==> delta: inputs <==
Design CLOCK_TOP, start of the top module:
module CLOCK_TOP( 
	   SEG0, SEG1, SEG2, SEG3, SEG4, SEG5, SEG6, SEG7, LED, BUZ_OUT,
	   CLK50M, KEY1, KEY2, KEY3, SW0, SW1, SW2, SW3, SW4, SW5, KNOCK,
	   SENSOR, ROT_A, ROT_B
	   );
clock: 11.7 ns
lec_check: 0
cap_margin: 20
cell_pad_in_sites_detail_placement: 1
core_aspect_ratio: 1.02
core_margin: 9
core_utilization: 34
cts_cluster_size: 91
hold_slack_margin: 0.04
slew_margin: 20
tns_end_percent: 50
run.sh (not shown) runs the stock make flow with config.mk's settings and CLKGATE_MAP_FILE=.
==> onyx: changes against delta <==
- CELL_PAD_IN_SITES_DETAIL_PLACEMENT: 1 -> not set
- CORE_ASPECT_RATIO: 1.02 -> not set
- CORE_MARGIN: 9 -> 2
- CORE_UTILIZATION: 34 -> 68
- CTS_CLUSTER_SIZE: 91 -> not set
- HOLD_SLACK_MARGIN: 0.04 -> not set
- TNS_END_PERCENT: 50 -> not set
==> flow/constraint.sdc (replaced) <==
create_clock -name core_clock -period 6.79 [get_ports {CLK50M}]
set_input_delay 1.3580 -clock core_clock [delete_from_list [all_inputs] [get_ports {CLK50M}]]
set_output_delay 1.3580 -clock core_clock [all_outputs]
set_load 0.01 [all_outputs]
==> lagoon: changes against delta <==
- ABC_AREA: not set -> 1
- CELL_PAD_IN_SITES_DETAIL_PLACEMENT: 1 -> not set
- CORE_ASPECT_RATIO: 1.02 -> not set
- CORE_MARGIN: 9 -> 2
- CORE_UTILIZATION: 34 -> 71
- CTS_CLUSTER_SIZE: 91 -> not set
- HOLD_SLACK_MARGIN: 0.04 -> not set
- PLACE_DENSITY_LB_ADDON: not set -> 0.02
- SETUP_SLACK_MARGIN: not set -> 1.15
- TNS_END_PERCENT: 50 -> not set
==> flow/constraint.sdc (replaced) <==
create_clock -name core_clock -period 4.62 [get_ports {CLK50M}]
set_input_delay 0.9240 -clock core_clock [delete_from_list [all_inputs] [get_ports {CLK50M}]]
set_output_delay 0.9240 -clock core_clock [all_outputs]
set_load 0.01 [all_outputs]
==> results.sh <==
# flow metrics
export IMPL_relSlewSlack=0.302
export IMPL_yosys_area_share_xor_xnor=0.0448
export IMPL_ir_worst_vdd_uv=90.0
export IMPL_global_route_usage_met3=0.0249
export IMPL_post_place_ws_ns=5.51
export IMPL_netSwitchingPower_w=0.000522
export IMPL_clock_tree_area_fraction=0.0655
export IMPL_grt_setup_unrepaired="false"
export IMPL_result_of_the_run="no timing/DRC/antenna violations"
export IMPL_slowest_delay_ns=0.71
export IMPL_maxPowerGroup="the clock network"
export IMPL_crit_required_ns=9.36
export IMPL_worst_slew_pin_transition_ns=1.04
[end of results for delta]
==> results.sh <==
# flow metrics
export IMPL_worst_slew_pin_transition_ns=1.19
export IMPL_maxPowerGroup="sequential cells"
export IMPL_relSlewSlack=0.207
export IMPL_crit_required_ns=3.70
export IMPL_yosys_area_share_xor_xnor=0.0494
export IMPL_global_route_usage_met3=0.0496
export IMPL_grt_setup_unrepaired="true"
export IMPL_post_place_ws_ns=0.792
export IMPL_result_of_the_run="no timing/DRC/antenna violations"
export IMPL_clock_tree_area_fraction=0.0449
export IMPL_ir_worst_vdd_uv=354
export IMPL_netSwitchingPower_w=0.00116
export IMPL_reg2reg_depth=8
export IMPL_slowest_delay_ns=0.54
export IMPL_dpl_hpwl_mm=35.7
[end of results for lagoon]
==> results.sh <==
# flow metrics
export IMPL_synthFlopType="sky130_fd_sc_hd__dfrtp_1"
export IMPL_result_of_the_run="no timing/DRC/antenna violations"
export IMPL_global_route_usage_met3=0.0410
export IMPL_post_place_ws_ns=2.23
export IMPL_worst_slew_pin_transition_ns=1.09
export IMPL_crit_required_ns=5.43
export IMPL_ir_worst_vdd_uv=194
export IMPL_relSlewSlack=0.269
export IMPL_clock_tree_area_fraction=0.0559
export IMPL_yosys_area_share_xor_xnor=0.0448
[end of results for onyx]

---

==> job 8101: inputs <==
CLOCK_TOP again, from the RTL that the note above started with.
Settings: LEC_CHECK=0, ABC_AREA=1, CAP_MARGIN=20, CELL_PAD_IN_SITES_DETAIL_PLACEMENT=2, CORE_MARGIN=5, CORE_UTILIZATION=29, HOLD_SLACK_MARGIN=0.02, MIN_ROUTING_LAYER=met2, PLACE_DENSITY=0.53, SETUP_SLACK_MARGIN=0.21, SLEW_MARGIN=20; clock period 5.9 ns.
==> job 283: changes against job 8101 <==
- ABC_AREA: 1 -> unset
- CELL_PAD_IN_SITES_DETAIL_PLACEMENT: 2 -> unset
- CORE_MARGIN: 5 -> 2
- CORE_UTILIZATION: 29 -> 40
- HOLD_SLACK_MARGIN: 0.02 -> unset
- MIN_ROUTING_LAYER: met2 -> unset
- PLACE_DENSITY: 0.53 -> unset
- SETUP_SLACK_MARGIN: 0.21 -> 1.02
==> flow/constraint.sdc (replaced) <==
create_clock -name core_clock -period 8.31 [get_ports {CLK50M}]
set_input_delay 1.6620 -clock core_clock [delete_from_list [all_inputs] [get_ports {CLK50M}]]
set_output_delay 1.6620 -clock core_clock [all_outputs]
set_load 0.01 [all_outputs]
==> run_results.csv <==
group,metric,value,unit
run_status,status,"finished clean",
pwr,leakage,9.32,nW
floorplan,fp_util,40.3,%
logic_synthesis,fp_nets,2284,
floorplan,dieArea,0.0497,mm^2
-- figures above: job 283

==> run_results.csv <==
group,metric,value,unit
floorplan,dieArea,0.0770,mm^2
run_status,status,"finished clean",
floorplan,fp_util,29.1,%
pwr,leakage,11.7,nW
-- figures above: job 8101


---

==> v29: inputs <==
Starting RTL as in the previous note.
## CLOCK_TOP
module CLOCK_TOP( 
	   SEG0, SEG1, SEG2, SEG3, SEG4, SEG5, SEG6, SEG7, LED, BUZ_OUT,
	   CLK50M, KEY1, KEY2, KEY3, SW0, SW1, SW2, SW3, SW4, SW5, KNOCK,
	   SENSOR, ROT_A, ROT_B
	   );
Settings: LEC_CHECK=0, ABC_AREA=1, CAP_MARGIN=30, CORE_MARGIN=3, CORE_UTILIZATION=72, CTS_CLUSTER_SIZE=14, GPL_ROUTABILITY_DRIVEN=0, MAX_ROUTING_LAYER=met4, MIN_ROUTING_LAYER=met1, PLACE_DENSITY_LB_ADDON=0.06, SETUP_SLACK_MARGIN=1.36, SLEW_MARGIN=20, TNS_END_PERCENT=65; clock period 4.62 ns.
==> inputs of v38, as changes to v29 <==
==> flow/config.mk (replaced) <==
export PLATFORM = sky130hd
export DESIGN_NAME = CLOCK_TOP
export DESIGN_NICKNAME = CLOCK_TOP
export VERILOG_FILES = /design/flow/design.v
export SDC_FILE = /design/flow/constraint.sdc
export NUM_CORES = 4
export LEC_CHECK = 0
export ABC_AREA = 1
export CAP_MARGIN = 30
export CORE_MARGIN = 9
export CORE_UTILIZATION = 69
export CTS_CLUSTER_SIZE = 52
export MAX_ROUTING_LAYER = met4
export MIN_ROUTING_LAYER = met1
export PLACE_DENSITY_LB_ADDON = 0.01
export SETUP_SLACK_MARGIN = 1.24
export SLEW_MARGIN = 30
export TNS_END_PERCENT = 65
==> flow/constraint.sdc (replaced) <==
create_clock -name core_clock -period 10.4 [get_ports {CLK50M}]
set_input_delay 2.0800 -clock core_clock [delete_from_list [all_inputs] [get_ports {CLK50M}]]
set_output_delay 2.0800 -clock core_clock [all_outputs]
set_load 0.01 [all_outputs]
==> inputs of v8, as changes to v29 <==
==> flow/config.mk (replaced) <==
export PLATFORM = sky130hd
export DESIGN_NAME = CLOCK_TOP
export DESIGN_NICKNAME = CLOCK_TOP
export VERILOG_FILES = /design/flow/design.v
export SDC_FILE = /design/flow/constraint.sdc
export NUM_CORES = 4
export LEC_CHECK = 0
export ABC_AREA = 1
export CAP_MARGIN = 20
export CORE_MARGIN = 2
export CORE_UTILIZATION = 72
export CTS_CLUSTER_SIZE = 100
export SLEW_MARGIN = 20
==> results_tabular.tex <==
% Generated from flow reports
\begin{tabular}{lr}
\hline
Metric & Value \\
\hline
\multicolumn{2}{l}{\textbf{GRT}} \\
Met2 Use GR & 80.07\% \\
Met3 Use GR & 38.59\% \\
\multicolumn{2}{l}{\textbf{Floorplan}} \\
Fp\_density & 73.90\% \\
Std-Cell Core Area & 28,090 um\^{}2 \\
Die area & about 30,000 um\^{}2 \\
Die X & about 180 um \\
\multicolumn{2}{l}{\textbf{Clock network}} \\
Post-CTS repair timing setup buffer count & between 80 and 90 \\
\multicolumn{2}{l}{\textbf{Outcome}} \\
Error & [ERROR GRT-0232] Routing congestion too high. Check the congestion heatmap in the GUI. \\
Status & stopped before the end \\
Halt point of the flow & global routing \\
\multicolumn{2}{l}{\textbf{Place}} \\
Cells after DPL & roughly 3,300 \\
\hline
\end{tabular}
[end of results for v29]
==> results_tabular.tex <==
% Yosys + OpenROAD metrics
\begin{tabular}{lr}
\hline
Metric & Value \\
\hline
\multicolumn{2}{l}{\textbf{Outcome}} \\
Status & finished clean \\
\multicolumn{2}{l}{\textbf{Floorplan}} \\
Die area & between 30,000 and 40,000 um\^{}2 \\
Die X & approximately 190 um \\
Fp\_density & 70.03\% \\
IO Pins & between 80 and 90 \\
\multicolumn{2}{l}{\textbf{Timing}} \\
Setup TNS & 0 ns \\
\multicolumn{2}{l}{\textbf{GRT}} \\
Met2 Use GR & 49.79\% \\
Met3 Use GR & about 3.3\% \\
\multicolumn{2}{l}{\textbf{Clock network}} \\
Post-CTS repair timing setup buffer count & 0 \\
\multicolumn{2}{l}{\textbf{Place}} \\
Half-perimeter wire length after detailed placement & 36,320 um \\
Cells after DPL & between 3,000 and 4,000 \\
\multicolumn{2}{l}{\textbf{Cells and area}} \\
Fraction of area in clock buffers and inverters & under 10\% \\
\multicolumn{2}{l}{\textbf{Flow run}} \\
Number of maximum-capacitance constraint violations & 0 \\
\hline
\end{tabular}
[end of results for v38]
==> results_tabular.tex <==
% Yosys + OpenROAD metrics
\begin{tabular}{lr}
\hline
Metric & Value \\
\hline
\multicolumn{2}{l}{\textbf{Outcome}} \\
Status & finished clean \\
\multicolumn{2}{l}{\textbf{GRT}} \\
Met2 Use GR & between 50\% and 60\% \\
Met3 Use GR & 3.991\% \\
\multicolumn{2}{l}{\textbf{Synthesis}} \\
Mean post-synth cell area & 7.099 um\^{}2 \\
Library cell with the largest summed area after synthesis & sky130\_fd\_sc\_hd\_\_dfrtp\_1 \\
Number of flops mapped to enable cells by yosys & 2 \\
Area fraction in full adders, half adders and majority gates & 5.100\% \\
\multicolumn{2}{l}{\textbf{Floorplan}} \\
Die area & 30,200 um\^{}2 \\
Std-Cell Core Area & 28,550 um\^{}2 \\
Die X & 173.8 um \\
\multicolumn{2}{l}{\textbf{Place}} \\
Cells after DPL & 3,356 \\
\multicolumn{2}{l}{\textbf{Clock network}} \\
Post-CTS repair timing setup buffer count & 0 \\
\multicolumn{2}{l}{\textbf{Critical path}} \\
Worst Path Class, Setup & reg -> out \\
\multicolumn{2}{l}{\textbf{Timing}} \\
Setup TNS & 0 ns \\
\hline
\end{tabular}
[end of results for v8]

---

==> inputs of amber <==
CLOCK_TOP again, from the RTL that the note above started with.
==> flow/config.mk <==
export PLATFORM = sky130hd
export DESIGN_NAME = CLOCK_TOP
export DESIGN_NICKNAME = CLOCK_TOP
export VERILOG_FILES = /design/flow/design.v
export SDC_FILE = /design/flow/constraint.sdc
export NUM_CORES = 4
export LEC_CHECK = 0
export ABC_AREA = 1
export CAP_MARGIN = 0
export CORE_MARGIN = 2
export CORE_UTILIZATION = 72
export CTS_CLUSTER_DIAMETER = 317
export CTS_CLUSTER_SIZE = 14
export GPL_ROUTABILITY_DRIVEN = 0
export PLACE_DENSITY_LB_ADDON = 0.02
export SETUP_SLACK_MARGIN = 1.31
export SLEW_MARGIN = 20
==> flow/constraint.sdc <==
create_clock -name core_clock -period 4.62 [get_ports {CLK50M}]
set_input_delay 0.9240 -clock core_clock [delete_from_list [all_inputs] [get_ports {CLK50M}]]
set_output_delay 0.9240 -clock core_clock [all_outputs]
set_load 0.01 [all_outputs]
==> inputs of cedar, as changes to amber <==
==> flow/config.mk (replaced) <==
export PLATFORM = sky130hd
export DESIGN_NAME = CLOCK_TOP
export DESIGN_NICKNAME = CLOCK_TOP
export VERILOG_FILES = /design/flow/design.v
export SDC_FILE = /design/flow/constraint.sdc
export NUM_CORES = 4
export LEC_CHECK = 0
export ABC_AREA = 1
export CAP_MARGIN = 20
export CORE_MARGIN = 2
export CORE_UTILIZATION = 62
export SLEW_MARGIN = 20
==> flow/constraint.sdc (replaced) <==
create_clock -name core_clock -period 15.3 [get_ports {CLK50M}]
set_input_delay 3.0600 -clock core_clock [delete_from_list [all_inputs] [get_ports {CLK50M}]]
set_output_delay 3.0600 -clock core_clock [all_outputs]
set_load 0.01 [all_outputs]
==> notes <==
Routed wire length: cedar is lower than amber (about 22%). Between amber and cedar, the lower cell count is in cedar (gap 0.75%, measured against cedar). Sequential cell count is the same in cedar and amber. In power, amber is at 2.8 times the value of cedar. Of amber and cedar, cedar has the higher die area (gap about 14%, measured against cedar). Of amber and cedar, amber has the higher global-route usage (gap 8.4 points).
==> figures <==
|  | cedar | amber |
|---|---|---|
| Status | complete, no violations | complete, no violations |
| Worst-case headroom to the max-slew limit | 34.7% | 32.2% |
| HPWL after DPL | 35.5 mm | 35.2 mm |
| Total routed wire length on the met1 layer | 22.2 mm | 23.6 mm |
| FF/Latch Area | 7880 µm² | 7890 µm² |
| Clock transition at path regs | 0.06 ns | 0.08 ns |
| Number of iterations in the first detailed-routing pass | 8 | 9 |
| Post-cts gate resize count | 0 | 384 |
| DP Area | 22000 µm² | 22000 µm² |
| FF-to-FF End | UMANSET.MIN_SET[4] | UDEBOUNCE_SW1.CNT[1] |
| Part of the cycle the worst path needs | 45.6% | 85.2% |
| Worst EP required | 12.24 ns | 3.70 ns |
| Die Span X | 187 µm | 174 µm |
| Reg power frac | 47.2% | 55.3% |

---

==> job 9327: inputs <==
Starting RTL as in the previous note.
export LEC_CHECK = 0
export ABC_AREA = 1
export CAP_MARGIN = 20
export CELL_PAD_IN_SITES_DETAIL_PLACEMENT = 2
export CORE_MARGIN = 5
export CORE_UTILIZATION = 29
export CTS_CLUSTER_DIAMETER = 394
export HOLD_SLACK_MARGIN = 0.02
export MIN_ROUTING_LAYER = met2
export PLACE_DENSITY = 0.53
export SETUP_SLACK_MARGIN = 0.21
export SLEW_MARGIN = 20
create_clock -name core_clock -period 5.9 [get_ports {CLK50M}]
==> job 7782 (differences from job 9327) <==
CELL_PAD_IN_SITES_DETAIL_PLACEMENT = default   (was 2)
CORE_MARGIN = 2   (was 5)
CORE_UTILIZATION = 72   (was 29)
CTS_CLUSTER_DIAMETER = default   (was 394)
HOLD_SLACK_MARGIN = default   (was 0.02)
MIN_ROUTING_LAYER = default   (was met2)
PLACE_DENSITY = default   (was 0.53)
SETUP_SLACK_MARGIN = default   (was 0.21)
==> flow/constraint.sdc (replaced) <==
create_clock -name core_clock -period 30.1 [get_ports {CLK50M}]
set_input_delay 6.0200 -clock core_clock [delete_from_list [all_inputs] [get_ports {CLK50M}]]
set_output_delay 6.0200 -clock core_clock [all_outputs]
set_load 0.01 [all_outputs]
==> job 5911 (differences from job 9327) <==
ABC_AREA = default   (was 1)
CELL_PAD_IN_SITES_DETAIL_PLACEMENT = default   (was 2)
CORE_MARGIN = 2   (was 5)
CORE_UTILIZATION = 40   (was 29)
CTS_CLUSTER_DIAMETER = default   (was 394)
HOLD_SLACK_MARGIN = default   (was 0.02)
SETUP_SLACK_MARGIN = default   (was 0.21)
==> flow/constraint.sdc (replaced) <==
create_clock -name core_clock -period 20.0 [get_ports {CLK50M}]
set_input_delay 4.0000 -clock core_clock [delete_from_list [all_inputs] [get_ports {CLK50M}]]
set_output_delay 4.0000 -clock core_clock [all_outputs]
set_load 0.01 [all_outputs]
==> results_dict.tcl <==
# implementation run metrics
set metrics [dict create \
    cp_slowest_cell "mux2i_1" \
    status "complete, but fails checks" \
    failed_checks "DRC" \
    power_density_mw_per_mm2 64.2 \
    wl_met2_um 25600 \
    netlist_instances 2186 \
    clock_tree_area_fraction_pct 6.18 \
    path_clk_slew_ps 60 \
    crit_end "SEG3[3]" \
    final_nets 2320 \
    setup_slack_ps 11540 \
    seq_area_frac_synth_pct 41.1 \
    utilization_pct 46.0 \
    seq_area_share_pct 36.1 \
    drc 2 \
    simple_gate_share_pct 19.8 \
    p_sw_mw 0.317 \
]
[end of results for job 5911]
==> results_dict.tcl <==
# implementation run metrics
set metrics [dict create \
    seq_area_share_pct 32.9 \
    crit_end "SEG1[5]" \
    simple_gate_share_pct 32.0 \
    utilization_pct 33.7 \
    drc 0 \
    setup_slack_ps 681 \
    cp_slowest_cell "dfrtp_4" \
    netlist_instances 2924 \
    seq_area_frac_synth_pct 37.9 \
    status "finished clean" \
]
[end of results for job 9327]
==> results_dict.tcl <==
# implementation run metrics
set metrics [dict create \
    status "finished clean" \
    final_nets 3097 \
    path_clk_slew_ps 60 \
    p_sw_mw 0.181 \
    cp_slowest_cell "buf_4" \
    finalWorstPathRequiredPeriod_ps 9920 \
    seq_area_share_pct 34.2 \
    setup_slack_ps 20180 \
    area_dominant_class "multi-input combinational cells" \
    seq_area_frac_synth_pct 37.9 \
    num-fill-cells 1960 \
    utilization_pct 80.8 \
    drc 0 \
    netlist_instances 2924 \
    simple_gate_share_pct 32.0 \
    power_density_mw_per_mm2 37.6 \
    wl_met2_um 26900 \
]
[end of results for job 7782]
Power and IR drop assume default switching activity.
